==> design/flow/design.v <==
`timescale 1ns / 1ps
module display7(clk, seg_number, an_number, seg, an, btnU
    );
    input clk, btnU;
    output reg [7:0] seg;
    output reg [3:0] an;
    input wire [3:0] seg_number;
    input wire [1:0] an_number;
    always @ (*)
    begin 
        case(seg_number)
            4'h0: seg = 8'b11000000;
            4'h1: seg = 8'b11111001;
            4'h2: seg = 8'b10100100;
            4'h3: seg = 8'b10110000;
            4'h4: seg = 8'b10011001;
            4'h5: seg = 8'b10010010;
            4'h6: seg = 8'b10000010;
            4'h7: seg = 8'b11111000;
            4'h8: seg = 8'b10000000;
            4'h9: seg = 8'b10010000;
            default: seg = 8'b00000000;
        endcase
        case(an_number)
            2'b00: an = 4'b0111;
            2'b01:
            begin
            an = 4'b1011;
            seg[7] = 0;
            end
            2'b10: an = 4'b1101;
            2'b11: an = 4'b1110;
            default: an = 4'b0000;
        endcase
     end 
endmodule
`timescale 1ns / 1ps
module notes(clk, rst, speaker, signal
    );
    input clk;
    input rst;
    input [1:0] signal;
    output reg speaker;
    reg [3:0] seg_number;
    reg [1:0] an_number;
    reg [7:0] counter;
    always @(posedge clk)
    begin
        if (rst)
        begin
            counter <= 0;
            speaker <= 0;
        end
        else if (signal == 2'b00)
        begin
            counter <= 0;
            speaker <= 0;
        end  
        else if (signal == 2'b01)
        begin
            if(counter==55) counter <= 0; else counter <= counter+1;
            speaker <= counter[5];
        end
        else  
        begin
            if(counter==221) counter <= 0; else counter <= counter+1;
            speaker <= counter[7];
        end
    end
endmodule
`timescale 1ns / 1ps
module randomNumber #(parameter BITS = 5)(
    input clk,
    input rst,
    output reg [4:0] data
    );
   reg [4:0] data_next;
   always @* begin
    data_next[4] = data[4]^data[1];
    data_next[3] = data[3]^data[0];
    data_next[2] = data[2]^data_next[4];
    data_next[1] = data[1]^data_next[3];
    data_next[0] = data[0]^data_next[2];
   end
   always @(posedge clk) begin
    if(rst)
        data <= 5'h1f;
    else
        data <= data_next;
   end
endmodule
`timescale 1ns / 1ps
module clock_1hz(clk, rst, clk_1hz
    );
    input clk;
    input rst;
    output clk_1hz;
    reg clk_1hz;
    reg [12:0] counter;
    always @ (posedge clk)
        if (rst)
            begin
                counter <= 0;
                clk_1hz <= 0;
            end
        else if (counter == 13'd4999)
            begin
                counter <= 0;
                clk_1hz <= 1;
            end
        else
            begin
                clk_1hz <= 0;
                counter <= counter + 1;
            end    
endmodule
`timescale 1ns / 1ps
module clock_500hz(clk, rst, clk_500hz
    );
    input clk;
    input rst;
    output clk_500hz;
    reg clk_500hz;
    reg [3:0] counter;
    always @ (posedge clk)
        begin
            if (rst)
            begin
                counter <= 0;
                clk_500hz <= 0;
            end
            else if (counter == 4'd9)
            begin
                counter <= 0;
                clk_500hz <= 1;
            end
            else
            begin
                clk_500hz <= 0;
                counter <= counter + 1;
            end    
        end
endmodule
`timescale 1ns / 1ps
module bopit(clk, rst, btnR, btnD, btnL, btnU, btnS, sw, seg, an, led, speaker 
    );
    input clk;
    input rst;
    input btnR, btnS, btnD, btnU, btnL;
    input [7:0] sw;
    output reg [7:0] led;
    output [7:0] seg;
    output [3:0] an;
    reg [3:0] seg_number;
    reg [1:0] an_number;
    wire clk_1hz;  
    wire clk_500hz;  
    wire [4:0] randomBop;  
    output wire speaker;
    reg [1:0] signal;  
    reg [7:0] ledCode;
    reg [3:0] bopCode; 
    reg [3:0] ones_seconds;
    reg [3:0] tens_seconds;
    reg [3:0] ones_score;
    reg [3:0] tens_score;
    integer an_toggle;
    integer an_index;
    integer gameOn;
    integer command_type;
    integer command_number;
    integer roundWon;
    integer roundDelay;
    integer fail_count;
    notes bop_notes(
        .clk(clk),
        .rst(rst),
        .signal(signal),
        .speaker(speaker)
    );
    randomNumber randomNum (
        .clk(clk),
        .rst(rst),
        .data(randomBop)
    );
    clock_1hz clock_1 (
		.clk(clk), 
		.rst(rst),
		.clk_1hz(clk_1hz)
	);
    clock_500hz clock_500 (
        .clk(clk),
        .rst(rst),
        .clk_500hz(clk_500hz)
    );
    display7 segmentDisplay (
            .clk(clk), 
            .seg_number(seg_number), 
            .an_number(an_number), 
            .seg(seg), 
            .an(an), 
            .btnU(btnU) 
    );
    always @ (posedge clk)
    if (rst)
    begin
        ones_seconds <= 0;
        tens_seconds <= 0;
        command_type <= 10;
        command_number <= 8;
        an_toggle <= 0;
        an_index <= 0;
        ones_score <= 0;
        tens_score <= 0;
        bopCode <= 0;
        ledCode <= 0;
        gameOn <= 1;
        roundWon <= 0;
        roundDelay <= 0;
        signal <= 0;
        fail_count <= 0;
        seg_number <= 0;
        an_number <= 0;
        led <= 0;
    end
    else
    begin
        if (btnS)
        begin
            roundWon <= 0;
            roundDelay <= 0;
            gameOn <= 1;
            ones_score <= 0;
            tens_score <= 0;
            ones_seconds <= 0;
            tens_seconds <= 0;
            bopCode <= randomBop % 12;
            fail_count <= 0;
        end
        if (!roundWon)
        begin
        case(bopCode)
            0:
            begin  
                if (sw[0])
                begin
                    roundWon <= 1;
                end
                else if(sw[7:0] || btnU || btnL || btnD || btnR)
                begin
                    gameOn <= 0;
                end
            end
            1:
            begin  
                if (sw[1])
                begin
                    roundWon <= 1;
                end
                else if(sw[7:0] || btnU || btnL || btnD || btnR)
                begin
                    gameOn <= 0;
                end
            end
            2:
            begin  
                if (sw[2])
                begin
                    roundWon <= 1;
                end
                else if(sw[7:0] || btnU || btnL || btnD || btnR)
                begin
                    gameOn <= 0;
                end
            end
            3:
            begin  
                if (sw[3])
                begin
                    roundWon <= 1;
                end
                else if(sw[7:0] || btnU || btnL || btnD || btnR)
                begin
                    gameOn <= 0;
                end
            end
            4:
            begin  
                if (sw[4])
                begin
                    roundWon <= 1;
                end
                else if(sw[7:0] || btnU || btnL || btnD || btnR)
                begin
                    gameOn <= 0;
                end
            end
            5:
            begin  
                if (sw[5])
                begin
                    roundWon <= 1;
                end
                else if(sw[7:0] || btnU || btnL || btnD || btnR)
                begin
                    gameOn <= 0;
                end
            end
            6:
            begin  
                if (sw[6])
                begin
                    roundWon <= 1;
                end
                else if(sw[7:0] || btnU || btnL || btnD || btnR)
                begin
                    gameOn <= 0;
                end
            end
            7:
            begin  
                if (sw[7])
                begin
                    roundWon <= 1;
                end
                else if(sw[7:0] || btnU || btnL || btnD || btnR)
                begin
                    gameOn <= 0;
                end
            end
            8:
            begin  
                if (btnU)
                begin
                    roundWon <= 1;
                end
                else if(sw[7:0] || btnU || btnL || btnD || btnR)
                begin
                    gameOn <= 0;
                end
            end
            9:
            begin  
                if (btnR)
                begin
                    roundWon <= 1;
                end
                else if(sw[7:0] || btnU || btnL || btnD || btnR)
                begin
                    gameOn <= 0;
                end
            end
            10:
            begin  
                if (btnD)
                begin
                    roundWon <= 1;
                end
                else if(sw[7:0] || btnU || btnL || btnD || btnR)
                begin
                    gameOn <= 0;
                end
            end
            11:
            begin  
                if (btnL)
                begin
                    roundWon <= 1;
                end
                else if(sw[7:0] || btnU || btnL || btnD || btnR)
                begin
                    gameOn <= 0;
                end
            end
        endcase
        end
        if (clk_1hz && gameOn)
        begin
            if (roundWon)
            begin
                if (roundDelay == 0)
                    signal <= 1;
                if (roundDelay == 1)
                    signal <= 0;
                if (roundDelay == 3)
                begin
                    roundWon <= 0;
                    roundDelay <= 0;
                    bopCode <= randomBop % 12;
                    if (ones_score == 4'b1001)
                    begin
                       ones_score <= 0; 
                       tens_score <= tens_score + 1;
                    end
                    else
                    begin
                       ones_score <= ones_score + 1;
                    end
                end
                else
                begin
                    roundDelay <= roundDelay + 1;
                end
                   ones_seconds <= 0;
                   tens_seconds <= 0;
            end
            else
            begin 
                ones_seconds <= ones_seconds + 1;
                if (ones_seconds == 4'b1001)
                begin
                    ones_seconds <= 0; 
                    tens_seconds <= tens_seconds + 1;
                end
            end
        end
        if (tens_seconds == 4'b0001)
        begin
            ones_seconds <= 0;
            tens_seconds <= 0;
            gameOn <= 0;
        end
        if (clk_500hz && gameOn)  
        begin
            an_index <= an_toggle % 4;
            case(an_index)
                0:
                begin
                    if (bopCode > 4'b0111)  
                    begin
                        seg_number <= 4'b1000;
                        ledCode <= 8'b00000000;
                        led [7:0] <= ledCode [7:0];
                    end
                    else  
                    begin
                        seg_number <= 4'b0101;
                        ledCode <= 8'b00000001 << (bopCode % 8);
                        led [7:0] <= ledCode [7:0];
                    end
                    an_number <= an_index;
                end
                1:
                begin
                    seg_number <= bopCode % 8; 
                    an_number <= an_index;
                end
                2:
                begin
                    seg_number <= tens_seconds;
                    an_number <= an_index;
                end
                3:
                begin
                    seg_number <= ones_seconds;
                    an_number <= an_index;                  
                end
                default:
                begin
                    seg_number <= 0;
                    an_number <= 0;
                end
            endcase
            an_toggle <= an_toggle + 1;
        end
        else if (clk_500hz && !gameOn)
        begin
            if (fail_count != 500)
            begin
                signal <= 2;
                fail_count <= fail_count + 1;
            end
            if (fail_count == 500)
                signal <= 0;
            an_index <= an_toggle % 4;
            case(an_index)
                0:
                begin
                    seg_number <= 0;
                    an_number <= an_index;
                end
                1:
                begin
                    seg_number <= 0;
                    an_number <= an_index;
                end
                2:
                begin
                    seg_number <= tens_score;
                    an_number <= an_index;
                end
                3:
                begin
                    seg_number <= ones_score;
                    an_number <= an_index;                  
                end
                default:
                begin
                    seg_number <= 0;
                    an_number <= 0;
                end
            endcase
            an_toggle <= an_toggle + 1;
        end
    end
endmodule
==> design/flow/run.sh <==
#!/bin/bash
# the make line also repeats each setting of config.mk as NAME=value (left out here)
make -C /OpenROAD-flow-scripts/flow DESIGN_CONFIG=/design/flow/config.mk WORK_HOME=/design/flow/orfs CLKGATE_MAP_FILE= finish
==> design/flow/config.mk <==
export PLATFORM = sky130hd
export DESIGN_NAME = bopit
export DESIGN_NICKNAME = bopit
export VERILOG_FILES = /design/flow/design.v
export SDC_FILE = /design/flow/constraint.sdc
export NUM_CORES = 4
export LEC_CHECK = 0
export CAP_MARGIN = 20
export CORE_MARGIN = 2
export CORE_UTILIZATION = 70
export CTS_CLUSTER_SIZE = 13
export SLEW_MARGIN = 20
==> design/flow/constraint.sdc <==
create_clock -name core_clock -period 3.35 [get_ports {clk}]
set_input_delay 0.6700 -clock core_clock [delete_from_list [all_inputs] [get_ports {clk}]]
set_output_delay 0.6700 -clock core_clock [all_outputs]
set_load 0.01 [all_outputs]
==> deck_impl_summary.md, run 1 <==
Run Summary

Status
  • Outcome: complete, no violations

Drt
  • WL final: 25,570 µm
  • Avg WL per Cell: roughly 16 µm
  • Pre-Repair DR Iteration Count: 5
  • Starting DRC count in detailed routing: 708
  • Remaining DRCs: 0
  • Post-route ant nets: 0
  • Vias/cell: 6.128
  • Number of diodes: 0
  • Vias: between 9k and 10k

Pwr
  • PD cells: 492.3 mW/mm²
  • Net switching power: 1.561 mW
  • Combinational share of power: 9.0%
  • Seq. pwr: 3.07 mW
  • Power Clock: 2.76 mW
  • Pleak: 4.463 nW
  • Clock power share: 43.1%
  • Combinational cell power: 0.575 mW
  • Peak supply drop: 503.8 µV
  • Internal: roughly 4.8 mW
  • Switching Share: 24.35%
  • Reg power frac: 47.9%
  • Pwr top: registers
  • Total chip power: 6.409 mW

Global routing
  • Initial antenna violation count: 0
  • Pin count of the biggest net entering global routing: 128
  • Grt ovf: 0
  • First-pass GRT wire length: 43,470 µm
  • Vias in the first global route: roughly 9.4k
  • GRT Util Overall: between 20 and 30%

Yosys
  • Synth logic family: simple AND/OR/NAND/NOR gates
  • Unique cell types: 79
  • Ys flop type: dfxtp_1
  • Ys Warns: 6
  • Simple-Gate Area Share: just over 30%
  • Adder-cell share of the synthesized area: under 10%
  • Synth Seq Share: between 40% and 50%
  • Ys flops: 248
  • Yosys chip area: 0.01168 mm²
  • Xor/xnor share: 4.497%
  • Average size of a mapped cell: 8.498 µm²
  • List of most frequent post-synthesis cells: dfxtp_1, nand2_1, nor2_1
  • Mapped Area: roughly 0.012 mm²
  • Syn Nets: 1,412
  • Ys async rst share: 0%
  • Gate Count Post-Synth: 1,375
  • Yosys cell count: roughly 1.4k
  • Most frequent cell after synthesis: dfxtp_1
  • Area leader share: 42.49%
  • Largest area contributor in the netlist: dfxtp_1
  • Top cells by area: dfxtp_1, nand2_1, and2_1
  • Number of enable flip-flop cells: 0
  • And-or/or-and share of the synthesized area: 12.57%
  • Mux area share: between 3 and 4%

Worst setup path
  • Critical Path RT: roughly 3.7 ns
  • Critical path peak fanout: 5
  • Critical path type: reg -> reg
  • CP Depth: 11
  • R2r setup slk: 0.47 ns
  • CP startpoint: gameOn[16]
  • Startpoint types: register
  • Worst path buffer plus inverter count: 2
  • CP max-delay cell: or4_1
  • Top delay family on crit path: simple AND/OR/NAND/NOR gates
  • End point of the critical path: seg[3]
  • Cell with the most instances on the worst path: inv_1
  • Crit. End Element: register
  • Delay of the slowest critical-path stage: 0.61 ns
  • R2R cell count: 11
  • Crit path DAT: approximately 3.3 ns
  • CP cell instances: nor4_1 > nand2_1 > or4_1 > or3_4 > a31oi_4 > inv_1 > ha_1 > inv_1 > nor2_1 > a41oi_2 > o21ai_0
  • R2R Path End: seg[3]
  • FF-to-FF Start: gameOn[16]

CTS
  • Hold-fix buffers at CTS: 0
  • Latency at later pin: 0.52 ns
  • CTS tree: yes
  • CTS resizes: 0
  • CTS Sinks: 248
  • Root buffer cell: clkbuf_16
  • CTS clk-pin slew, worst paths: 0.06 ns
  • Clk buf depth: 3
  • Setup bufs post-CTS: 0
  • CTS H-tree lvls: 1
  • TritonCTS Buffers: 26

Finish
  • Layout area overhead: 11.41%
  • Util after Layout: 79.07%
  • Layout Cells excl Fill: 1,628
  • Reg area: 0.004965 mm²
  • Logic area: between 0.006 and 0.007 mm²
  • Nets@finish: 1,427
  • Fillcell total: 1,178

Floorplanning
  • DIE WIDTH: 133.2 µm
  • FP Rows: 47
  • IO Pins: 36
  • Core area: 0.01647 mm²
  • Die area: 0.01774 mm²
  • Initial core utilization: 70.97%
  • Die Y: 133.2 µm

Placement
  • Post-DP HPWL: 16,480 µm
  • IO buf count: 35
  • Dpl cells: 1,582
  • Routability congestion estimate: 0.8374

Timing
  • Worst clock skew: 0.008516 ns
  • Max Slew Vio Count: 0
  • Tmin final: 2.882 ns
  • FMAX: 347.0 MHz
  • Cycle use final: 86.03%
  • Worst slew pin tran: around 0.74 ns
  • Setup_tns: 0 ns
  • Hold_ws: 0.4492 ns
  • Slew HR: 50.21%
  • RSZ-0062 raised after global routing: no
  • Setup violators final: 0
  • Fin. Hold Viols: 0

Min path
  • Worst Hold Path EP: clock_1.counter[0]
  • WHS Path Cells: 1
  • Tightest Hold Check Type: reg -> reg
  • Hold Startpoint: clock_1.counter[0]

Flow run
  • Number of max-cap violations: 0
  • Log Warnings: 42
==> stage by stage <==
stage	setup slack [ns]	cell area (µm²)
final	0.4679	13020
after global routing	0.2297	13020
after CTS	0.4476	13020
after detailed placement	0.4437	12170
after global placement	0.4867	12170
after floorplan	0.6075	11690
==> per-layer routing <==
layer	global-route usage, %	vias up	share of wire (%)
met3	4.148	43	4.8
met4	8.097	0	2.1
met2	48.42	241	48
li1	-	4968	-
met5	0	-	0
met1	38.44	4724	45
==> final cells by class <==
cell class                 instances  share of cell area, %
timing repair buffer              60                  4.210
clock buffer                      37                  6.007
multi-input combinational       1025                  48.22
tap                              220                  2.114
inverter                          29                 0.8361
clock inverter                     9                 0.4805
sequential                       248                  38.14
==> run 2: changes to the inputs <==
- CELL_PAD_IN_SITES_GLOBAL_PLACEMENT: not set -> 2
- CORE_ASPECT_RATIO: not set -> 0.91
- CORE_UTILIZATION: 70 -> 34
- CTS_CLUSTER_SIZE: 13 -> 23
- GPL_ROUTABILITY_DRIVEN: not set -> 1
- GPL_TIMING_DRIVEN: not set -> 1
- HOLD_SLACK_MARGIN: not set -> 0.29
- MAX_ROUTING_LAYER: not set -> met4
- PLACE_DENSITY_LB_ADDON: not set -> 0.02
- SETUP_SLACK_MARGIN: not set -> 0.33
- SLEW_MARGIN: 20 -> 25
- clock period: 3.35 -> 4.62 ns (I/O delays scaled with it)
==> run 2 against run 1 <==
- utilization is 39 points lower
- maximum frequency is 14% lower
- highest routed layer unchanged
- largest cell class unchanged
- critical endpoint is now seg[0]
- worst hold slack worse by 0.0026 ns
- largest power group is now the clock network
- clock skew is 0.011 ns higher
- first-iteration DRC count is 29% lower
==> deck_impl_summary.md, run 2 <==
Run Summary

Status
  • Outcome: complete, no violations

Drt
  • Avg WL per Cell: 15.97 µm (+1.7%)
  • WL final: 29,810 µm (+17%)
  • Remaining DRCs: 0 (unchanged)
  • Number of diodes: 0 (unchanged)
  • Vias: 9,719 (-2.6%)
  • Vias/cell: 5.206 (-15%)
  • Pre-Repair DR Iteration Count: 5 (unchanged)
  • Starting DRC count in detailed routing: 502 (-29%)
  • Post-route ant nets: 0 (unchanged)

Timing
  • Cycle use final: 72.71% (-13 points)
  • Slew HR: 34.53% (-16 points)
  • Setup violators final: 0 (unchanged)
  • Worst clock skew: 0.01984 ns (+0.01132 ns)
  • Tmin final: 3.359 ns (+0.4770 ns)
  • Setup_tns: 0 ns (unchanged)
  • Minimum setup slack in the final design: 1.261 ns (+0.7930 ns)
  • Worst slew pin tran: 0.9730 ns (+0.2366 ns)
  • Fin. Hold Viols: 0 (unchanged)
  • Max Slew Vio Count: 0 (unchanged)
  • FMAX: 297.7 MHz (-14%)
  • RSZ-0062 raised after global routing: no

Min path
  • Worst Hold Path EP: led[6]
  • WHS Path Cells: 2 (+1)
  • Hold Startpoint: ledCode[6]
  • Tightest Hold Check Type: reg -> reg

CTS
  • CTS H-tree lvls: 1 (unchanged)
  • Hold-fix buffers at CTS: 0 (unchanged)
  • Latency at later pin: 0.56 ns (+0.04 ns)
  • CTS resizes: 0 (unchanged)
  • Setup bufs post-CTS: 0 (unchanged)
  • CTS tree: yes
  • CTS Sinks: 248 (unchanged)
  • Clk buf depth: 3 (unchanged)
  • Root buffer cell: clkbuf_16
  • CTS clk-pin slew, worst paths: 0.06 ns (about the same)
  • TritonCTS Buffers: 29 (+12%)

Floorplanning
  • DIE WIDTH: 198.3 µm (+49%)
  • Die Y: 180.8 µm (+36%)
  • FP Rows: 64 (+36%)
  • Die area: 0.03587 mm² (+100%)
  • Core area: 0.03371 mm² (+100%)
  • Initial core utilization: 34.66% (-36 points)
  • IO Pins: 36 (unchanged)

Yosys
  • Ys flop type: dfxtp_1
  • Area leader share: 42.49% (unchanged)
  • Adder-cell share of the synthesized area: 2.356% (unchanged)
  • Number of enable flip-flop cells: 0 (unchanged)
  • Mapped Area: 0.01168 mm² (unchanged)
  • Yosys chip area: 0.01168 mm² (unchanged)
  • Mux area share: 3.073% (unchanged)
  • Synth logic family: simple AND/OR/NAND/NOR gates
  • And-or/or-and share of the synthesized area: 12.57% (unchanged)
  • Ys Warns: 6 (unchanged)
  • Most frequent cell after synthesis: dfxtp_1
  • Xor/xnor share: 4.497% (unchanged)
  • Ys flops: 248 (unchanged)
  • Unique cell types: 79 (unchanged)
  • Top cells by area: dfxtp_1, nand2_1, and2_1
  • Gate Count Post-Synth: 1,375 (unchanged)
  • Syn Nets: 1,412 (unchanged)
  • Yosys cell count: 1,375 (unchanged)
  • Largest area contributor in the netlist: dfxtp_1
  • List of most frequent post-synthesis cells: dfxtp_1, nand2_1, nor2_1
  • Ys async rst share: 0% (unchanged)
  • Simple-Gate Area Share: 31.06% (unchanged)
  • Synth Seq Share: 42.49% (unchanged)
  • Average size of a mapped cell: 8.498 µm² (unchanged)

Global routing
  • GRT Util Overall: 17.44% (-11 points)
  • Initial antenna violation count: 0 (unchanged)
  • Grt ovf: 0 (unchanged)
  • Pin count of the biggest net entering global routing: 82 (-36%)
  • Vias in the first global route: 9,354 (-0.36%)
  • First-pass GRT wire length: 50,260 µm (+16%)

Placement
  • Post-DP HPWL: 19,340 µm (+17%)
  • Routability congestion estimate: 0.7295 (-13%)
  • Post-Place Cell Area: 0.01242 mm² (+2.0%)
  • Setup WS pre-CTS: 1.238 ns (+0.7946 ns)
  • IO buf count: 35 (unchanged)

Finish
  • Final instance area: 0.01344 mm² (+3.2%)
  • Nets@finish: 1,422 (-0.35%)
  • Layout area overhead: 15.00%
  • Util after Layout: 39.86% (-39 points)

Worst setup path
  • R2R cell count: 11 (unchanged)
  • CP max-delay cell: or4_1
  • Delay of the slowest critical-path stage: 0.95 ns (+0.34 ns)
  • Cell with the most instances on the worst path: inv_1
  • Top delay family on crit path: simple AND/OR/NAND/NOR gates
  • CP Depth: 11 (unchanged)
  • CP startpoint: gameOn[17]
  • FF-to-FF Start: gameOn[17]
  • Critical path type: reg -> reg
  • Critical path peak fanout: 15 (+10)
  • Worst path buffer plus inverter count: 2 (unchanged)
  • R2r setup slk: 1.26 ns (+0.79 ns)
  • End point of the critical path: seg[0]
  • R2R Path End: seg[0]
  • Crit path DAT: 3.78 ns (+0.51 ns)
  • Crit. End Element: register
  • CP cell instances: nor4_1 > nand2_1 > or4_1 > or3_4 > a31oi_4 > inv_1 > ha_1 > inv_1 > nor2_1 > a41oi_2 > o21ai_0
  • Critical Path RT: 5.04 ns (+1.30 ns)
  • Startpoint types: register

Pwr
  • Net switching power: 1.239 mW (-21%)
  • Internal: 3.840 mW (-21%)
  • Combinational share of power: 7.9% (-1.1 points)
  • PD cells: 378.0 mW/mm² (-23%)
  • Switching Share: 24.40% (+0.044 points)
  • Clock power share: 48.1% (+5.0 points)
  • Combinational cell power: 0.403 mW (-30%)
  • Reg power frac: 44.0% (-3.9 points)
  • Power Clock: 2.44 mW (-12%)
  • Pleak: 4.494 nW (+0.69%)
  • Pwr top: the clock network
  • Peak supply drop: 307.5 µV (-39%)
  • Seq. pwr: 2.23 mW (-27%)
  • Total chip power: 5.079 mW (-21%)

Flow run
  • Log Warnings: 38 (-9.5%)
  • Number of max-cap violations: 0 (unchanged)
## run 2: layout make-up
| cell class | instances | area [µm²] |
|---|---|---|
| inverter | 29 | 108.9 |
| clock inverter | 11 | 197.7 |
| clock buffer | 40 | 817.0 |
| fill | 3408 | 20270 |
| timing repair buffer | 52 | 479.2 |
| tap | 462 | 578.1 |
| multi-input combinational | 1025 | 6292 |
| sequential | 248 | 4965 |
## run 2: per-layer routing
layer  global-route usage, %  vias to the layer above  part of all wire [%]
met4                   3.429                        0                   1.6
met2                   25.74                      116                    42
met3                   2.203                       39                   2.8
met1                   25.43                     4587                    53
met5                       -                        -                     0
li1                        -                     4977                     -
## run 2: stage by stage
stage / hold WS (ns) / instances
after detailed placement: 0.4393 / 1816
after CTS: 0.4461 / 1867
after global placement: 0.4302 / 1816
final: 0.4466 / 1867
after floorplan: 0.4176 / 1375
after global routing: 0.4660 / 1867
==> run 3: changes to the inputs <==
- ABC_AREA: not set -> 0
- CAP_MARGIN: 20 -> 0
- CELL_PAD_IN_SITES_DETAIL_PLACEMENT: not set -> 0
- CELL_PAD_IN_SITES_GLOBAL_PLACEMENT: 2 -> 3
- CORE_ASPECT_RATIO: 0.91 -> not set
- CORE_UTILIZATION: 34 -> 48
- CTS_CLUSTER_DIAMETER: not set -> 237
- CTS_CLUSTER_SIZE: 23 -> not set
- GPL_TIMING_DRIVEN: 1 -> not set
- HOLD_SLACK_MARGIN: 0.29 -> 0.27
- MAX_ROUTING_LAYER: met4 -> not set
- MIN_ROUTING_LAYER: not set -> met2
- PLACE_DENSITY_LB_ADDON: 0.02 -> 0.24
- SETUP_SLACK_MARGIN: 0.33 -> 0.39
- SLEW_MARGIN: 25 -> 35
- TNS_END_PERCENT: not set -> 30
- clock period: 4.62 -> 4.52 ns (I/O delays scaled with it)
==> run 3 against run 2 <==
- the flow now stops in global placement without I/O (3_1_place_gp_skip_io)
- die size decreased by 29%
- synthesized area unchanged
- synthesized cell count unchanged
==> deck_impl_summary.md, run 3 <==
Run Summary

Yosys
  • Average size of a mapped cell: 8.498 µm² (unchanged)
  • Simple-Gate Area Share: 31.06% (unchanged)
  • Mux area share: 3.073% (unchanged)
  • List of most frequent post-synthesis cells: dfxtp_1, nand2_1, nor2_1
  • Top cells by area: dfxtp_1, nand2_1, and2_1
  • Ys flop type: dfxtp_1
  • And-or/or-and share of the synthesized area: 12.57% (unchanged)
  • Syn Nets: 1,412 (unchanged)
  • Xor/xnor share: 4.497% (unchanged)
  • Number of enable flip-flop cells: 0 (unchanged)
  • Unique cell types: 79 (unchanged)
  • Most frequent cell after synthesis: dfxtp_1
  • Synth Seq Share: 42.49% (unchanged)
  • Yosys cell count: 1,375 (unchanged)
  • Adder-cell share of the synthesized area: 2.356% (unchanged)
  • Synth logic family: simple AND/OR/NAND/NOR gates
  • Area leader share: 42.49% (unchanged)
  • Yosys chip area: 0.01168 mm² (unchanged)
  • Mapped Area: 0.01168 mm² (unchanged)
  • Gate Count Post-Synth: 1,375 (unchanged)
  • Ys async rst share: 0% (unchanged)
  • Largest area contributor in the netlist: dfxtp_1
  • Ys flops: 248 (unchanged)
  • Ys Warns: 6 (unchanged)

Floorplanning
  • FP Rows: 57 (-11%)
  • Core area: 0.02411 mm² (-28%)
  • Die area: 0.02561 mm² (-29%)
  • DIE WIDTH: 160.0 µm (-19%)
  • Die Y: 160.0 µm (-12%)
  • Initial core utilization: 48.47% (+14 points)

Status
  • Failing step: global placement without I/O (3_1_place_gp_skip_io)
  • Outcome: stopped before the end
  • Error: [ERROR FLW-0024] Place density exceeds 1.0 (current PLACE_DENSITY_LB_ADDON =  0.24). Please check if the value of  PLACE_DENSITY_LB_ADDON is between 0 and 0.99.
==> run 4: changes to the inputs <==
- ABC_AREA: 0 -> 1
- CAP_MARGIN: 0 -> 20
- CELL_PAD_IN_SITES_DETAIL_PLACEMENT: 0 -> not set
- CELL_PAD_IN_SITES_GLOBAL_PLACEMENT: 3 -> not set
- CORE_UTILIZATION: 48 -> 72
- CTS_CLUSTER_DIAMETER: 237 -> not set
- GPL_ROUTABILITY_DRIVEN: 1 -> not set
- HOLD_SLACK_MARGIN: 0.27 -> not set
- MIN_ROUTING_LAYER: met2 -> not set
- PLACE_DENSITY: not set -> 0.37
- PLACE_DENSITY_LB_ADDON: 0.24 -> not set
- SETUP_SLACK_MARGIN: 0.39 -> 0.27
- SLEW_MARGIN: 35 -> 20
- TNS_END_PERCENT: 30 -> not set
- clock period: 4.52 -> 2.19 ns (I/O delays scaled with it)
==> run 4 against run 3 <==
- the layout now fails its checks (setup timing)
- synthesized cell count is 37% higher
- synthesized area is 11% higher
- die size is 25% lower
==> deck_impl_summary.md, run 4 <==
Run Summary

Floorplanning
  • FP Rows: 49 (-14%)
  • Die Y: 138.1 µm (-14%)
  • Core area: 0.01778 mm² (-26%)
  • Initial core utilization: 72.86% (+24 points)
  • DIE WIDTH: 138.1 µm (-14%)
  • IO Pins: 36
  • Die area: 0.01908 mm² (-25%)

Pwr
  • Reg power frac: 42.9%
  • Seq. pwr: 4.71 mW
  • Combinational cell power: ~1.5 mW
  • Power Clock: 4.75 mW
  • Peak supply drop: a little over 800 µV
  • Pwr top: the clock network
  • Internal: about 8 mW
  • Pleak: 5.944 nW
  • Combinational share of power: 13.9%
  • Clock power share: 43.3%
  • Net switching power: slightly below 3 mW
  • Total chip power: between 10 and 15 mW
  • Switching Share: 26.31%
  • PD cells: 717.0 mW/mm²

Yosys
  • Largest area contributor in the netlist: dfxtp_1
  • Number of enable flip-flop cells: 0 (unchanged)
  • Area leader share: 38.33% (-4.2 points)
  • Yosys chip area: 0.01295 mm² (+11%)
  • And-or/or-and share of the synthesized area: 10.98% (-1.6 points)
  • Most frequent cell after synthesis: nand2_1
  • Ys async rst share: 0% (unchanged)
  • Unique cell types: 46 (-42%)
  • Gate Count Post-Synth: 1,883 (+37%)
  • Xor/xnor share: 3.448% (-1.0 points)
  • Ys flop type: dfxtp_1
  • Syn Nets: 1,920 (+36%)
  • Synth logic family: simple AND/OR/NAND/NOR gates
  • Average size of a mapped cell: 6.879 µm² (-19%)
  • Simple-Gate Area Share: 36.48% (+5.4 points)
  • Ys Warns: 6 (unchanged)
  • Top cells by area: dfxtp_1, nand2_1, nor2_1
  • Synth Seq Share: 38.33% (-4.2 points)
  • Yosys cell count: 1,883 (+37%)
  • Mapped Area: 0.01295 mm² (+11%)
  • Adder-cell share of the synthesized area: 2.125% (-0.23 points)
  • Ys flops: 248 (unchanged)
  • Mux area share: 0% (-3.1 points)
  • List of most frequent post-synthesis cells: nand2_1, nor2_1, dfxtp_1

Drt
  • WL final: 39,150 µm
  • Avg WL per Cell: 17.72 µm
  • Vias: around 14k
  • Vias/cell: 6.155
  • Number of diodes: 0
  • Pre-Repair DR Iteration Count: 7
  • Starting DRC count in detailed routing: 1,761
  • Post-route ant nets: 0
  • Remaining DRCs: 0

Timing
  • Fin. Hold Viols: 0
  • Setup violators final: 1
  • RSZ-0062 raised after global routing: yes
  • FMAX: 455.4 MHz
  • Tmin final: 2.196 ns
  • Worst slew pin tran: approximately 0.6 ns
  • Slew HR: 59.66%
  • Minimum setup slack in the final design: -0.005876 ns
  • Max Slew Vio Count: 0
  • Cycle use final: 100.3%
  • Worst clock skew: approximately 0.015 ns

CTS
  • Clk buf depth: 3
  • Root buffer cell: clkbuf_16
  • Latency at later pin: 0.53 ns
  • CTS Sinks: between 200 and 250
  • CTS clk-pin slew, worst paths: 0.06 ns
  • CTS tree: yes
  • TritonCTS Buffers: 26
  • CTS H-tree lvls: 1

Min path
  • WHS Path Cells: 2
  • Worst Hold Path EP: led[1]
  • Hold Startpoint: rst
  • Tightest Hold Check Type: in -> reg

Finish
  • Util after Layout: 86.12%
  • Fillcell total: 994
  • Layout Cells excl Fill: roughly 2.2k
  • Layout area overhead: 18.20%
  • Nets@finish: 1,998

Worst setup path
  • Worst path buffer plus inverter count: 2
  • Delay of the slowest critical-path stage: 0.33 ns
  • FF-to-FF Start: gameOn[12]
  • CP startpoint: gameOn[12]
  • CP max-delay cell: dfxtp_1
  • CP cell instances: nor2_1 > nand2_1 > nor2_1 > nand2_2 > nor2_8 > nand3_1 > nand3_2 > nand2_4 > inv_2 > ha_2 > inv_1 > nand2_1 > nand2_1 > nor2_1
  • Critical path type: reg -> reg
  • Crit path DAT: 2.66 ns
  • End point of the critical path: seg[0]
  • Top delay family on crit path: simple AND/OR/NAND/NOR gates
  • CP Depth: 14
  • R2R cell count: 14
  • R2r setup slk: -0.006 ns
  • R2R Path End: seg[0]
  • Startpoint types: register
  • Critical Path RT: 2.65 ns
  • Critical path peak fanout: 6
  • Crit. End Element: register

Global routing
  • GRT Util Overall: 33.49%
  • Initial antenna violation count: 0
  • Vias in the first global route: 11.87k
  • Grt ovf: 0
  • Pin count of the biggest net entering global routing: 40
  • First-pass GRT wire length: around 55,000 µm

Placement
  • Dpl cells: 2,112
  • IO buf count: 35
  • Routability congestion estimate: 1.001
  • Post-DP HPWL: 22,030 µm

Status
  • Layout Check Fail Reasons: setup timing
  • Outcome: finished with violations

Flow run
  • Log Warnings: about 42
  • Number of max-cap violations: 0
run 4: layout make-up:
type,count,area [µm²],area share (%)
sequential,248,4987,32.57
inverter,189,734.5,4.797
tap,229,286.5,1.871
timing repair buffer,120,1189,7.763
clock buffer,38,767.0,5.009
multi-input combinational,1376,7197,47.01
clock inverter,9,150.1,0.9806
run 4: per-layer routing:
metal  part of all wire (%)  track usage [%]
met1                     39            43.54
met2                     47            58.62
met3                    9.0            3.949
met4                    5.3            10.37
met5                      0                0
run 4: what timing repair did:
item	in CTS	in global routing
hold buffers	0	0
setup endpoints to repair	38	138
resized	22	108
cloned	0	7
pin swaps	12	39
setup buffers	8	35
run 4: stage by stage:
stage	instance area, µm²	TNS (ns)	setup WS, ns	hold WS (ns)
finish	15310	-0.005876	-0.005876	0.3236
global route	15310	-0.2272	-0.07981	0.3312
CTS	14560	0	0.2457	0.3060
detailed placement	13520	-0.7987	-0.03918	0.4359
global placement	13520	-0.1158	-0.005660	0.4333
floorplan	12950	0	0.4001	0.4259
==> run 5: changes to the inputs <==
- CORE_UTILIZATION: 72 -> 70
- CTS_CLUSTER_SIZE: not set -> 71
- PLACE_DENSITY: 0.37 -> not set
- SETUP_SLACK_MARGIN: 0.27 -> not set
- clock period: 2.19 -> 2.24 ns (I/O delays scaled with it)
==> run 5 against run 4 <==
- the run now finishes clean
- utilization is 6.8 points lower
- worst hold slack worse by 0.11 ns
- final cell count is 2.8% lower
- via count is 8.9% lower
- register-to-register slack better by 0.17 ns
- flip-flop count stayed put
- critical endpoint is now seg[7]
- highest routed layer unchanged
==> deck_impl_summary.md, run 5 <==
Run Summary

Finish
  • Util after Layout: 79.27% (-6.8 points)
  • Layout area overhead: 10.68%
  • Nets@finish: 1,939 (-3.0%)
  • Layout Cells excl Fill: 2,148 (-2.8%)
  • Final instance area: 0.01434 mm² (-6.4%)

Yosys
  • Largest area contributor in the netlist: dfxtp_1
  • Simple-Gate Area Share: 36.48% (unchanged)
  • Average size of a mapped cell: 6.879 µm² (unchanged)
  • Ys Warns: 6 (unchanged)
  • Mapped Area: 0.01295 mm² (unchanged)
  • Area leader share: 38.33% (unchanged)
  • Most frequent cell after synthesis: nand2_1
  • Synth Seq Share: 38.33% (unchanged)
  • Number of enable flip-flop cells: 0 (unchanged)
  • Top cells by area: dfxtp_1, nand2_1, nor2_1
  • Xor/xnor share: 3.448% (unchanged)
  • Mux area share: 0% (unchanged)
  • Yosys chip area: 0.01295 mm² (unchanged)
  • Adder-cell share of the synthesized area: 2.125% (unchanged)
  • Syn Nets: 1,920 (unchanged)
  • Yosys cell count: 1,883 (unchanged)
  • List of most frequent post-synthesis cells: nand2_1, nor2_1, dfxtp_1
  • Unique cell types: 46 (unchanged)
  • Gate Count Post-Synth: 1,883 (unchanged)
  • Ys flops: 248 (unchanged)
  • Ys async rst share: 0% (unchanged)
  • And-or/or-and share of the synthesized area: 10.98% (unchanged)
  • Synth logic family: simple AND/OR/NAND/NOR gates
  • Ys flop type: dfxtp_1

CTS
  • Setup bufs post-CTS: 0 (-8)
  • Latency at later pin: 0.52 ns (about the same)
  • CTS H-tree lvls: 1 (unchanged)
  • CTS clk-pin slew, worst paths: 0.06 ns (about the same)
  • CTS Sinks: 248 (unchanged)
  • TritonCTS Buffers: 26 (unchanged)
  • Root buffer cell: clkbuf_16
  • Clk buf depth: 3 (unchanged)
  • CTS resizes: 0 (-100%)
  • Hold-fix buffers at CTS: 0 (unchanged)
  • CTS tree: yes

Status
  • Outcome: complete, no violations

Floorplanning
  • FP Rows: 49 (unchanged)
  • Die Y: 140.0 µm (+1.4%)
  • Initial core utilization: 71.62% (-1.2 points)
  • IO Pins: 36 (unchanged)
  • Core area: 0.01809 mm² (+1.7%)
  • DIE WIDTH: 140.0 µm (+1.4%)
  • Die area: 0.01961 mm² (+2.8%)

Worst setup path
  • FF-to-FF Start: gameOn[0]
  • Critical path type: reg -> out
  • Critical Path RT: 1.79 ns (-0.86 ns)
  • R2R cell count: 16 (+2)
  • CP cell instances: inv_1 > a21boi_0 > clkdlybuf4s50_1
  • Delay of the slowest critical-path stage: 0.57 ns (+0.24 ns)
  • Worst path buffer plus inverter count: 2 (unchanged)
  • End point of the critical path: seg[7]
  • CP Depth: 3 (-11)
  • Critical path peak fanout: 4 (-2)
  • CP startpoint: an_number[1]
  • Startpoint types: register
  • R2R Path End: seg[6]
  • CP max-delay cell: clkdlybuf4s50_1
  • Top delay family on crit path: buffers and inverters
  • Crit path DAT: 1.70 ns (-0.96 ns)
  • Crit. End Element: output port
  • R2r setup slk: 0.16 ns (+0.17 ns)

Global routing
  • Initial antenna violation count: 0 (unchanged)
  • First-pass GRT wire length: 52,870 µm (-4.2%)
  • Pin count of the biggest net entering global routing: 113 (+180%)
  • Grt ovf: 0 (unchanged)
  • GRT Util Overall: 31.66% (-1.8 points)
  • Vias in the first global route: 11.45k (-3.6%)

Placement
  • Post-Place Cell Area: 0.01346 mm² (-0.41%)
  • Routability congestion estimate: 1.022 (+2.2%)
  • Setup WS pre-CTS: -0.01385 ns (+0.02533 ns)
  • IO buf count: 35 (unchanged)
  • Post-DP HPWL: 21,820 µm (-0.91%)
  • Dpl cells: 2,103 (-0.43%)

Drt
  • Pre-Repair DR Iteration Count: 19 (+12)
  • Vias: 12.39k (-8.9%)
  • Post-route ant nets: 0 (unchanged)
  • Starting DRC count in detailed routing: 998 (-43%)
  • Number of diodes: 0 (unchanged)
  • Vias/cell: 5.767 (-6.3%)
  • Avg WL per Cell: 14.68 µm (-17%)
  • Remaining DRCs: 0 (unchanged)
  • WL final: 31,520 µm (-19%)

Timing
  • Minimum setup slack in the final design: 0.09590 ns (+0.1018 ns)
  • Tmin final: 2.144 ns
  • Max Slew Vio Count: 0 (unchanged)
  • Cycle use final: 95.72% (-4.5 points)
  • Hold_ws: 0.2087 ns (-0.1148 ns)
  • Worst clock skew: 0.009435 ns (-0.005949 ns)
  • RSZ-0062 raised after global routing: no
  • Slew HR: 56.46% (-3.2 points)
  • Setup_tns: 0 ns (+0.005876 ns)
  • Setup violators final: 0 (-1)
  • FMAX: 466.4 MHz
  • Fin. Hold Viols: 0 (unchanged)
  • Worst slew pin tran: 0.6507 ns (+0.05080 ns)

Pwr
  • Combinational cell power: 1.07 mW (-30%)
  • Pleak: 5.496 nW (-7.5%)
  • Seq. pwr: 4.60 mW (-2%)
  • Peak supply drop: 753.3 µV (-7.5%)
  • Reg power frac: 45.8% (+2.9 points)
  • Combinational share of power: 10.7% (-3.2 points)
  • PD cells: 700.3 mW/mm² (-2.3%)
  • Total chip power: 10.04 mW (-8.5%)
  • Net switching power: 2.578 mW (-11%)
  • Clock power share: 43.5% (+0.2 points)
  • Internal: 7.462 mW (-7.8%)
  • Switching Share: 25.68% (-0.63 points)
  • Pwr top: registers
  • Power Clock: 4.37 mW (-8.0%)

Min path
  • Hold Startpoint: rst
  • Worst Hold Path EP: an_index[0]
  • Tightest Hold Check Type: in -> reg
  • WHS Path Cells: 2 (unchanged)

Flow run
  • Number of max-cap violations: 0 (unchanged)
  • Log Warnings: 42 (unchanged)
[run 5: cell type report]
cell class | count | area, µm²
Timing Repair Buffer | 63 | 620.6
Clock buffer | 36 | 769.5
Inverter | 189 | 710.7
Clock inverter | 9 | 101.3
Multi-Input combinational cell | 1374 | 6883
Tap cell | 229 | 286.5
Sequential cell | 248 | 4966
Fill cell | 1375 | 3749
[run 5: layer usage]
metal	global-route usage [%]	vias up	share of wire [%]
met5	0	-	0
met4	8.612	0	2.4
met3	3.932	68	5.7
met2	55.56	419	48
met1	41.44	5685	44
li1	-	6215	-
==> run 6: changes to the inputs <==
- ABC_AREA: 1 -> not set
- CELL_PAD_IN_SITES_GLOBAL_PLACEMENT: not set -> 3
- CTS_CLUSTER_SIZE: 71 -> not set
- GPL_TIMING_DRIVEN: not set -> 0
- HOLD_SLACK_MARGIN: not set -> 0.05
- SETUP_SLACK_MARGIN: not set -> 1.41
- clock period: 2.24 -> 10.0 ns (I/O delays scaled with it)
==> run 6 against run 5 <==
- the flow now stops in global placement without I/O (3_1_place_gp_skip_io)
- die size decreased by 9.5%
- synthesized area shrank 9.8%
- synthesized cell count down 27%
==> deck_impl_summary.md, run 6 <==
Run Summary

Status
  • Outcome: stopped before the end
  • Failing step: global placement without I/O (3_1_place_gp_skip_io)
  • Error: [ERROR GPL-0301] Utilization 152.927 % exceeds 100%.

Yosys
  • Ys flops: 248 (unchanged)
  • Number of enable flip-flop cells: 0 (unchanged)
  • Yosys cell count: 1,375 (-27%)
  • Largest area contributor in the netlist: dfxtp_1
  • Synth logic family: simple AND/OR/NAND/NOR gates
  • Synth Seq Share: 42.49% (+4.2 points)
  • Ys async rst share: 0% (unchanged)
  • Gate Count Post-Synth: 1,375 (-27%)
  • Top cells by area: dfxtp_1, nand2_1, and2_1
  • Area leader share: 42.49% (+4.2 points)
  • Syn Nets: 1,412 (-26%)
  • Mapped Area: 0.01168 mm² (-9.8%)
  • Unique cell types: 79 (+72%)
  • Average size of a mapped cell: 8.498 µm² (+24%)
  • Xor/xnor share: 4.497% (+1.0 points)
  • And-or/or-and share of the synthesized area: 12.57% (+1.6 points)
  • Ys Warns: 6 (unchanged)
  • Simple-Gate Area Share: 31.06% (-5.4 points)
  • Ys flop type: dfxtp_1
  • Yosys chip area: 0.01168 mm² (-9.8%)
  • Adder-cell share of the synthesized area: 2.356% (+0.23 points)
  • Mux area share: 3.073% (+3.1 points)
  • List of most frequent post-synthesis cells: dfxtp_1, nand2_1, nor2_1
  • Most frequent cell after synthesis: dfxtp_1

Floorplanning
  • Initial core utilization: 70.97% (-0.66 points)
  • Die area: 0.01774 mm² (-9.5%)
  • DIE WIDTH: 133.2 µm (-4.9%)
  • FP Rows: 47 (-4.1%)
  • Core area: 0.01647 mm² (-9.0%)
  • Die Y: 133.2 µm (-4.9%)
==> run 7: changes to the inputs <==
- ABC_AREA: not set -> 1
- CAP_MARGIN: 20 -> 35
- CELL_PAD_IN_SITES_GLOBAL_PLACEMENT: 3 -> not set
- CORE_UTILIZATION: 70 -> 72
- CTS_CLUSTER_DIAMETER: not set -> 28
- CTS_CLUSTER_SIZE: not set -> 71
- GPL_TIMING_DRIVEN: 0 -> not set
- HOLD_SLACK_MARGIN: 0.05 -> not set
- PLACE_DENSITY: not set -> 0.36
- SETUP_SLACK_MARGIN: 1.41 -> 0.28
- clock period: 10.0 -> 2.24 ns (I/O delays scaled with it)
==> run 7 against run 6 <==
- now fails the layout checks on setup timing
- synthesized cell count up 37%
- die size increased by 7.5%
- synthesized area increased by 11%
==> deck_impl_summary.md, run 7 <==
Run Summary

Drt
  • Vias: around 15k
  • Pre-Repair DR Iteration Count: 31
  • Number of diodes: 0
  • Vias/cell: approximately 6.8
  • Post-route ant nets: 0
  • Starting DRC count in detailed routing: 2,921
  • Avg WL per Cell: 21.64 µm
  • WL final: 48,340 µm
  • Remaining DRCs: 0

Yosys
  • Gate Count Post-Synth: 1,883 (+37%)
  • Top cells by area: dfxtp_1, nand2_1, nor2_1
  • And-or/or-and share of the synthesized area: 10.98% (-1.6 points)
  • Largest area contributor in the netlist: dfxtp_1
  • Mapped Area: 0.01295 mm² (+11%)
  • Xor/xnor share: 3.448% (-1.0 points)
  • Yosys cell count: 1,883 (+37%)
  • Ys async rst share: 0% (unchanged)
  • Average size of a mapped cell: 6.879 µm² (-19%)
  • Area leader share: 38.33% (-4.2 points)
  • List of most frequent post-synthesis cells: nand2_1, nor2_1, dfxtp_1
  • Simple-Gate Area Share: 36.48% (+5.4 points)
  • Ys flops: 248 (unchanged)
  • Mux area share: 0% (-3.1 points)
  • Adder-cell share of the synthesized area: 2.125% (-0.23 points)
  • Most frequent cell after synthesis: nand2_1
  • Number of enable flip-flop cells: 0 (unchanged)
  • Unique cell types: 46 (-42%)
  • Synth Seq Share: 38.33% (-4.2 points)
  • Synth logic family: simple AND/OR/NAND/NOR gates
  • Ys Warns: 6 (unchanged)
  • Yosys chip area: 0.01295 mm² (+11%)
  • Syn Nets: 1,920 (+36%)
  • Ys flop type: dfxtp_1

Worst setup path
  • Top delay family on crit path: simple AND/OR/NAND/NOR gates
  • R2R Path End: seg[5]
  • Critical path type: reg -> reg
  • End point of the critical path: seg[5]
  • CP Depth: 14
  • CP cell instances: inv_2 > nand2_1 > nor2_2 > nand2_1 > nand4_1 > nand3_2 > nand3_4 > nand2_4 > inv_4 > ha_4 > inv_2 > nor2_1 > nand2_1 > o21ai_1
  • R2r setup slk: -0.18 ns
  • Critical Path RT: about 2.7 ns
  • Delay of the slowest critical-path stage: around 0.36 ns
  • CP max-delay cell: dfxtp_2
  • R2R cell count: 14
  • Cell with the most instances on the worst path: nand2_1
  • FF-to-FF Start: an_index[30]
  • Startpoint types: register
  • Crit path DAT: 2.89 ns
  • Critical path peak fanout: 7
  • Worst path buffer plus inverter count: 3
  • Crit. End Element: register
  • CP startpoint: an_index[30]

Placement
  • Routability congestion estimate: around 1.0
  • Setup WS pre-CTS: -0.01296 ns
  • IO buf count: 35
  • Post-DP HPWL: 21,790 µm

Pwr
  • Power Clock: 7.99 mW
  • Internal: 10.28 mW
  • Combinational share of power: between 10% and 20%
  • Total chip power: 14.19 mW
  • Combinational cell power: 1.57 mW
  • Switching Share: 27.53%
  • PD cells: 875.4 mW/mm²
  • Seq. pwr: approximately 4.6 mW
  • Net switching power: 3.906 mW
  • Pleak: 6.336 nW
  • Pwr top: the clock network
  • Reg power frac: 32.6%
  • Clock power share: 56.3%
  • Peak supply drop: ~960 µV

Global routing
  • GRT Util Overall: 37.17%
  • Vias in the first global route: 12.92k
  • Pin count of the biggest net entering global routing: 62
  • Grt ovf: 0
  • Initial antenna violation count: 0
  • First-pass GRT wire length: 60,440 µm

CTS
  • Root buffer cell: clkbuf_16
  • CTS tree: yes
  • Latency at later pin: ~0.58 ns
  • Hold-fix buffers at CTS: 0
  • CTS clk-pin slew, worst paths: 0.06 ns
  • Clk buf depth: 3
  • CTS H-tree lvls: 2
  • TritonCTS Buffers: ~49
  • CTS Sinks: 248

Finish
  • Logic area: 0.007341 mm²
  • Reg area: 0.004982 mm²
  • Fillcell total: between 700 and 800
  • Nets@finish: between 2k and 2.5k
  • Util after Layout: 91.14%
  • Layout area overhead: 25.09%

Floorplanning
  • Core area: 0.01778 mm² (+8.0%)
  • IO Pins: 36
  • FP Rows: 49 (+4.3%)
  • Initial core utilization: 72.86% (+1.9 points)
  • Die area: 0.01908 mm² (+7.5%)
  • DIE WIDTH: 138.1 µm (+3.7%)
  • Die Y: 138.1 µm (+3.7%)

Timing
  • Cycle use final: 108.0%
  • Tmin final: 2.418 ns
  • Worst slew pin tran: 0.6757 ns
  • Max Slew Vio Count: 0
  • Slew HR: a little over half
  • Fin. Hold Viols: 0
  • Minimum setup slack in the final design: -0.1783 ns
  • Hold_ws: roughly 0.33 ns
  • RSZ-0062 raised after global routing: yes
  • Worst clock skew: 0.03634 ns
  • Setup violators final: 12
  • FMAX: 413.5 MHz

Min path
  • Worst Hold Path EP: ledCode[7]
  • Tightest Hold Check Type: in -> reg
  • Hold Startpoint: rst
  • WHS Path Cells: 2

Flow run
  • Number of max-cap violations: 0
  • Log Warnings: 42

Status
  • Outcome: finished with violations
  • Layout Check Fail Reasons: setup timing
run 7: cell type report:
cell class	count	share of cell area, %
Timing Repair Buffer	103	6.718
Sequential cell	248	30.75
Clock inverter	35	3.258
Multi-Input combinational cell	1377	45.30
Tap cell	229	1.768
Inverter	189	4.486
Clock buffer	53	7.721
run 7: through the flow:
stage / std cells / cell area, µm² / setup TNS (ns)
final: 2234 / 16200 / -1.157
after global routing: 2234 / 16200 / -1.706
after CTS: 2197 / 15330 / 0
after detailed placement: 2104 / 13460 / -0.03422
after global placement: 2104 / 13460 / 0
after floorplan: 1883 / 12950 / 0
run 7: timing repair:
action                     CTS  global route
setup endpoints to repair   32           114
buffers inserted             5            29
cloned                       0             8
gates resized               21           127
pin swaps                    6            51
run 7: per-layer routing:
layer	vias up	global-route usage, %	share of wire [%]
met1	6720	44.83	33
met4	0	17.13	10
met5	-	0	0
li1	6400	-	-
met3	597	7.066	13
met2	1575	64.41	44
==> run 8: changes to the inputs <==
- ABC_AREA: 1 -> not set
- CAP_MARGIN: 35 -> 15
- CELL_PAD_IN_SITES_GLOBAL_PLACEMENT: not set -> 1
- CORE_UTILIZATION: 72 -> 58
- CTS_CLUSTER_DIAMETER: 28 -> 313
- CTS_CLUSTER_SIZE: 71 -> not set
- GPL_ROUTABILITY_DRIVEN: not set -> 0
- MIN_ROUTING_LAYER: not set -> met1
- PLACE_DENSITY: 0.36 -> not set
- SETUP_SLACK_MARGIN: 0.28 -> not set
- clock period: 2.24 -> 2.19 ns (I/O delays scaled with it)
==> run 8 against run 7 <==
- the layout still fails its checks (setup timing)
- clock power decreased by 42%
- power decreased by 22%
- flip-flop count unchanged
- via count decreased by 25%
- final cell count decreased by 15%
- combinational power increased by 9%
- critical endpoint is now seg[4]
==> deck_impl_summary.md, run 8 <==
Run Summary

Worst setup path
  • Crit path DAT: 3.12 ns (+0.23 ns)
  • R2R Path End: seg[4]
  • Critical Path RT: 2.62 ns (-0.09 ns)
  • Critical path peak fanout: 11 (+4)
  • R2r setup slk: -0.50 ns (-0.33 ns)
  • FF-to-FF Start: gameOn[4]
  • CP cell instances: nor4_4 > nand2_1 > or4_4 > buf_6 > mux2i_4 > and2_4 > inv_1 > ha_1 > and2_1 > o41ai_2
  • End point of the critical path: seg[4]
  • CP Depth: 10 (-4)
  • CP startpoint: gameOn[4]
  • Critical path type: reg -> reg
  • CP max-delay cell: or4_4
  • Crit. End Element: register
  • R2R cell count: 10 (-4)
  • Top delay family on crit path: simple AND/OR/NAND/NOR gates
  • Worst path buffer plus inverter count: 2 (-1)
  • Delay of the slowest critical-path stage: 0.56 ns (+0.20 ns)
  • Startpoint types: register

Yosys
  • Synth logic family: simple AND/OR/NAND/NOR gates
  • Mux area share: 3.073% (+3.1 points)
  • And-or/or-and share of the synthesized area: 12.57% (+1.6 points)
  • Yosys chip area: 0.01168 mm² (-9.8%)
  • Simple-Gate Area Share: 31.06% (-5.4 points)
  • Unique cell types: 79 (+72%)
  • List of most frequent post-synthesis cells: dfxtp_1, nand2_1, nor2_1
  • Most frequent cell after synthesis: dfxtp_1
  • Ys flops: 248 (unchanged)
  • Synth Seq Share: 42.49% (+4.2 points)
  • Adder-cell share of the synthesized area: 2.356% (+0.23 points)
  • Top cells by area: dfxtp_1, nand2_1, and2_1
  • Mapped Area: 0.01168 mm² (-9.8%)
  • Ys async rst share: 0% (unchanged)
  • Area leader share: 42.49% (+4.2 points)
  • Syn Nets: 1,412 (-26%)
  • Largest area contributor in the netlist: dfxtp_1
  • Xor/xnor share: 4.497% (+1.0 points)
  • Average size of a mapped cell: 8.498 µm² (+24%)
  • Gate Count Post-Synth: 1,375 (-27%)
  • Number of enable flip-flop cells: 0 (unchanged)
  • Yosys cell count: 1,375 (-27%)
  • Ys Warns: 6 (unchanged)
  • Ys flop type: dfxtp_1

Timing
  • Tmin final: 2.693 ns (+0.2750 ns)
  • Slew HR: 46.69% (-8.1 points)
  • Minimum setup slack in the final design: -0.5033 ns (-0.3250 ns)
  • Setup_tns: -39.06 ns (-37.90 ns)
  • Hold_ws: 0.2650 ns (-0.06091 ns)
  • RSZ-0062 raised after global routing: yes
  • Max Slew Vio Count: 0 (unchanged)
  • Fin. Hold Viols: 0 (unchanged)
  • Cycle use final: 123.0% (+15 points)
  • Worst clock skew: 0.01137 ns (-0.02497 ns)
  • FMAX: 371.3 MHz (-10%)
  • Worst slew pin tran: 0.7979 ns (+0.1222 ns)
  • Setup violators final: 174 (+162)

Finish
  • Final instance area: 0.01617 mm² (-0.22%)
  • Nets@finish: 1,641 (-18%)
  • Util after Layout: 82.54% (-8.6 points)
  • Reg area: 0.005002 mm² (+0.40%)
  • Layout Cells excl Fill: 1,888 (-15%)
  • Layout area overhead: 38.38%
  • Logic area: 0.007277 mm² (-0.87%)
  • Fillcell total: 1,194 (+58%)

Pwr
  • Seq. pwr: 4.71 mW (+2%)
  • PD cells: 682.1 mW/mm² (-22%)
  • Total chip power: 11.03 mW (-22%)
  • Internal: 8.166 mW (-21%)
  • Reg power frac: 42.7% (+10 points)
  • Combinational share of power: 15.5% (+4.4 points)
  • Switching Share: 25.97% (-1.6 points)
  • Net switching power: 2.864 mW (-27%)
  • Combinational cell power: 1.71 mW (+9%)
  • Peak supply drop: 579.0 µV (-40%)
  • Pleak: 6.021 nW (-5.0%)
  • Power Clock: 4.61 mW (-42%)
  • Clock power share: 41.8% (-14 points)
  • Pwr top: registers

CTS
  • CTS tree: yes
  • TritonCTS Buffers: 26 (-47%)
  • Root buffer cell: clkbuf_16
  • CTS clk-pin slew, worst paths: 0.06 ns (about the same)
  • CTS H-tree lvls: 1 (-1)
  • Hold-fix buffers at CTS: 0 (unchanged)
  • Clk buf depth: 3 (unchanged)
  • CTS Sinks: 248 (unchanged)
  • Latency at later pin: 0.53 ns (-0.05 ns)

Floorplanning
  • DIE WIDTH: 145.9 µm (+5.7%)
  • Die area: 0.02130 mm² (+12%)
  • Core area: 0.01959 mm² (+10%)
  • FP Rows: 51 (+4.1%)
  • Initial core utilization: 59.65% (-13 points)
  • Die Y: 145.9 µm (+5.7%)
  • IO Pins: 36 (unchanged)

Drt
  • WL met2: 17,800 µm (-16%)
  • Number of diodes: 0 (unchanged)
  • Remaining DRCs: 0 (unchanged)
  • Starting DRC count in detailed routing: 994 (-66%)
  • Post-route ant nets: 0 (unchanged)
  • Vias: 11.55k (-25%)
  • Routed met3 length: 2303 µm (-64%)
  • Vias/cell: 6.115 (-11%)
  • DR top layer: met4
  • WL final: 36,460 µm (-25%)
  • Wl on met1: 15,070 µm (-5.0%)
  • Avg WL per Cell: 19.31 µm (-11%)
  • Pre-Repair DR Iteration Count: 5 (-84%)

Flow run
  • Number of max-cap violations: 0 (unchanged)
  • Log Warnings: 43 (+2.4%)

Global routing
  • Initial antenna violation count: 0 (unchanged)
  • Pin count of the biggest net entering global routing: 85 (+37%)
  • First-pass GRT wire length: 54,010 µm (-11%)
  • Vias in the first global route: 10.87k (-16%)
  • GRT Util Overall: 29.90% (-7.3 points)
  • Grt ovf: 0 (unchanged)

Min path
  • Tightest Hold Check Type: in -> reg
  • Hold Startpoint: rst
  • Worst Hold Path EP: seg_number[1]
  • WHS Path Cells: 2 (unchanged)

Placement
  • Setup WS pre-CTS: -0.5641 ns (-0.5511 ns)
  • Post-Place Cell Area: 0.01354 mm² (+0.60%)
  • Post-DP HPWL: 19,900 µm (-8.7%)
  • IO buf count: 35 (unchanged)
  • Dpl cells: 1,786 (-15%)

Status
  • Outcome: finished with violations
  • Layout Check Fail Reasons: setup timing
## run 8: cell type report
type / count / share of cell area, %
inverters: 29 / 0.6732
well taps: 265 / 2.051
multi-input cells: 1025 / 45.00
clock buffers: 39 / 4.952
flip-flops and latches: 248 / 30.94
clock inverters: 8 / 0.5881
repair buffers: 274 / 15.79
## run 8: metal layers
layer,vias up,global-route usage [%]
met4,0,9.167
li1,5398,-
met3,118,3.730
met2,527,51.13
met5,-,0
met1,5502,39.58
## run 8: repair_timing
item,in CTS,in global routing
pin swaps,104,78
cloned,10,2
gates resized,159,158
setup buffers,32,16
endpoints found under the setup margin,163,175
==> run 9: changes to the inputs <==
- ABC_AREA: not set -> 1
- CAP_MARGIN: 15 -> 20
- CELL_PAD_IN_SITES_GLOBAL_PLACEMENT: 1 -> not set
- CORE_ASPECT_RATIO: not set -> 1.99
- CORE_UTILIZATION: 58 -> 72
- CTS_CLUSTER_DIAMETER: 313 -> not set
- CTS_CLUSTER_SIZE: not set -> 90
- GPL_ROUTABILITY_DRIVEN: 0 -> not set
- MIN_ROUTING_LAYER: met1 -> not set
- PLACE_DENSITY_LB_ADDON: not set -> 0.19
- SETUP_SLACK_MARGIN: not set -> 0.27
- SLEW_MARGIN: 20 -> 0
==> run 9 against run 8 <==
- the run now finishes clean
- design area down 5.0%
- utilization up 3.8 points
- combinational power down about 10%
- setup slack better by 0.63 ns
- global-route usage up 8.3 points
- register-to-register slack better by 0.63 ns
- critical path depth up 4
- count of clock-buffer cells in the layout down 12
- critical endpoint is now tens_seconds[0]
- synthesized area up 11%
==> deck_impl_summary.md, run 9 <==
Run Summary

Status
  • Outcome: complete, no violations

Floorplanning
  • Core area: 0.01778 mm² (-9.2%)
  • DIE WIDTH: 99.09 µm (-32%)
  • Die area: 0.01914 mm² (-10%)
  • Die Y: 193.2 µm (+32%)
  • Initial core utilization: 72.84% (+13 points)
  • FP Rows: 69 (+35%)
  • IO Pins: 36 (unchanged)

Yosys
  • Xor/xnor share: 3.448% (-1.0 points)
  • Mux area share: 0% (-3.1 points)
  • Largest area contributor in the netlist: dfxtp_1
  • Ys flop type: dfxtp_1
  • Average size of a mapped cell: 6.879 µm² (-19%)
  • Ys flops: 248 (unchanged)
  • Most frequent cell after synthesis: nand2_1
  • Synth logic family: simple AND/OR/NAND/NOR gates
  • And-or/or-and share of the synthesized area: 10.98% (-1.6 points)
  • Top cells by area: dfxtp_1, nand2_1, nor2_1
  • Ys Warns: 6 (unchanged)
  • Yosys chip area: 0.01295 mm² (+11%)
  • Yosys cell count: 1,883 (+37%)
  • Unique cell types: 46 (-42%)
  • Mapped Area: 0.01295 mm² (+11%)
  • Gate Count Post-Synth: 1,883 (+37%)
  • Number of enable flip-flop cells: 0 (unchanged)
  • Adder-cell share of the synthesized area: 2.125% (-0.23 points)
  • Ys async rst share: 0% (unchanged)
  • Synth Seq Share: 38.33% (-4.2 points)
  • List of most frequent post-synthesis cells: nand2_1, nor2_1, dfxtp_1
  • Area leader share: 38.33% (-4.2 points)
  • Syn Nets: 1,920 (+36%)
  • Simple-Gate Area Share: 36.48% (+5.4 points)

Timing
  • Cycle use final: 94.20% (-29 points)
  • Minimum setup slack in the final design: 0.1270 ns (+0.6303 ns)
  • Setup violators final: 0 (-100%)
  • Hold_ws: 0.2612 ns (-0.003825 ns)
  • Tmin final: 2.063 ns (-0.6303 ns)
  • Fin. Hold Viols: 0 (unchanged)
  • Max Slew Vio Count: 0 (unchanged)
  • FMAX: 484.7 MHz (+31%)
  • Worst slew pin tran: 0.7548 ns (-0.04317 ns)
  • RSZ-0062 raised after global routing: yes
  • Worst clock skew: 0.03091 ns (+0.01954 ns)
  • Slew HR: 49.50% (+2.8 points)
  • Setup_tns: 0 ns (+39.06 ns)

Pwr
  • Combinational cell power: 1.52 mW (-10%)
  • Switching Share: 27.27% (+1.3 points)
  • Pleak: 5.934 nW (-1.4%)
  • PD cells: 687.5 mW/mm² (+0.78%)
  • Pwr top: registers
  • Reg power frac: 44.5% (+1.8 points)
  • Internal: 7.679 mW (-6.0%)
  • Combinational share of power: 14.4% (-1.1 points)
  • Power Clock: 4.34 mW (-5.9%)
  • Net switching power: 2.880 mW (+0.55%)
  • Clock power share: 41.1% (-0.7 points)
  • Seq. pwr: 4.70 mW (about the same)
  • Peak supply drop: 776.3 µV (+34%)

Global routing
  • Grt ovf: 0 (unchanged)
  • GRT Util Overall: 38.24% (+8.3 points)
  • Initial antenna violation count: 0 (unchanged)
  • Pin count of the biggest net entering global routing: 59 (-31%)
  • First-pass GRT wire length: 60,800 µm (+13%)
  • Vias in the first global route: 12.98k (+19%)

Placement
  • Dpl cells: 2,125 (+19%)
  • IO buf count: 35 (unchanged)
  • Post-DP HPWL: 25,650 µm (+29%)
  • Post-Place Cell Area: 0.01373 mm² (+1.4%)
  • Setup WS pre-CTS: -0.3115 ns (+0.2525 ns)
  • Routability congestion estimate: roughly 1

Min path
  • Tightest Hold Check Type: in -> reg
  • Hold Startpoint: rst
  • Worst Hold Path EP: roundDelay[8]
  • WHS Path Cells: 2 (unchanged)

Worst setup path
  • Top delay family on crit path: simple AND/OR/NAND/NOR gates
  • Worst path buffer plus inverter count: 4 (+2)
  • R2R cell count: 14 (+4)
  • Startpoint types: register
  • CP Depth: 14 (+4)
  • CP max-delay cell: dfxtp_1
  • R2r setup slk: 0.13 ns (+0.63 ns)
  • Crit path DAT: 2.49 ns (-0.63 ns)
  • Crit. End Element: register
  • End point of the critical path: tens_seconds[0]
  • CP cell instances: nor2_1 > nand2_1 > nor2_2 > nand2_2 > inv_2 > nand2_4 > buf_4 > buf_4 > nand2_4 > nor2_2 > inv_1 > o21ai_0 > nand2_1 > a21oi_1
  • Critical path type: reg -> reg
  • R2R Path End: tens_seconds[0]
  • Critical Path RT: 2.62 ns (about the same)
  • CP startpoint: gameOn[16]
  • Delay of the slowest critical-path stage: 0.36 ns (-0.20 ns)
  • Critical path peak fanout: 9 (-2)
  • FF-to-FF Start: gameOn[16]

CTS
  • CTS H-tree lvls: 1 (unchanged)
  • CTS clk-pin slew, worst paths: 0.07 ns (about the same)
  • CTS Sinks: 248 (unchanged)
  • TritonCTS Buffers: 22 (-15%)
  • CTS tree: yes
  • Latency at later pin: 0.53 ns (about the same)
  • Clk buf depth: 3 (unchanged)
  • Root buffer cell: clkbuf_16
  • Hold-fix buffers at CTS: 0 (unchanged)

Drt
  • Starting DRC count in detailed routing: 1,608 (+62%)
  • Routed met3 length: 3470 µm (+51%)
  • Post-route ant nets: 0 (unchanged)
  • Vias: 14.28k (+24%)
  • WL met2: 21,780 µm (+22%)
  • Avg WL per Cell: 19.70 µm (+2.0%)
  • Vias/cell: 6.498 (+6.3%)
  • Wl on met1: 13,880 µm (-7.9%)
  • Number of diodes: 0 (unchanged)
  • Pre-Repair DR Iteration Count: 10 (+5)
  • Remaining DRCs: 0 (unchanged)
  • WL final: 43,300 µm (+19%)
  • DR top layer: met4

Flow run
  • Number of max-cap violations: 0 (unchanged)
  • Log Warnings: 40 (-7.0%)

Finish
  • Final instance area: 0.01536 mm² (-5.0%)
  • Layout area overhead: 18.56%
  • Layout Cells excl Fill: 2,198 (+16%)
  • Nets@finish: 2,006 (+22%)
run 9: what timing repair did:
item	in CTS	in global routing
endpoints found under the setup margin	88	159
cloned	1	0
pin swaps	17	34
resized	36	124
setup buffers	17	15
run 9: final cells by class:
class	count	area, µm²
clock inverters	13	182.7
well taps	213	266.5
flip-flops and latches	248	4991
clock buffers	27	620.6
repair buffers	133	1216
multi-input cells	1375	7348
inverters	189	733.2
fillers	976	2426
run 9: per-layer routing:
| layer | global-route usage (%) | vias up |
|---|---|---|
| met1 | 38.57 | 6479 |
| met3 | 4.588 | 396 |
| met2 | 71.95 | 1048 |
| met5 | 0 | - |
| met4 | 23.74 | 0 |
| li1 | - | 6360 |
run 9: metrics by stage:
step | power [mW] | util [%]
2_1_floorplan | 5.579 | -
3_3_place_gp | 5.885 | 77.18
3_5_place_dp | 5.919 | 77.18
4_1_cts | 10.32 | 83.14
5_1_grt | 10.81 | 86.36
6_report | 10.56 | 86.36
Power and IR drop assume default switching activity.
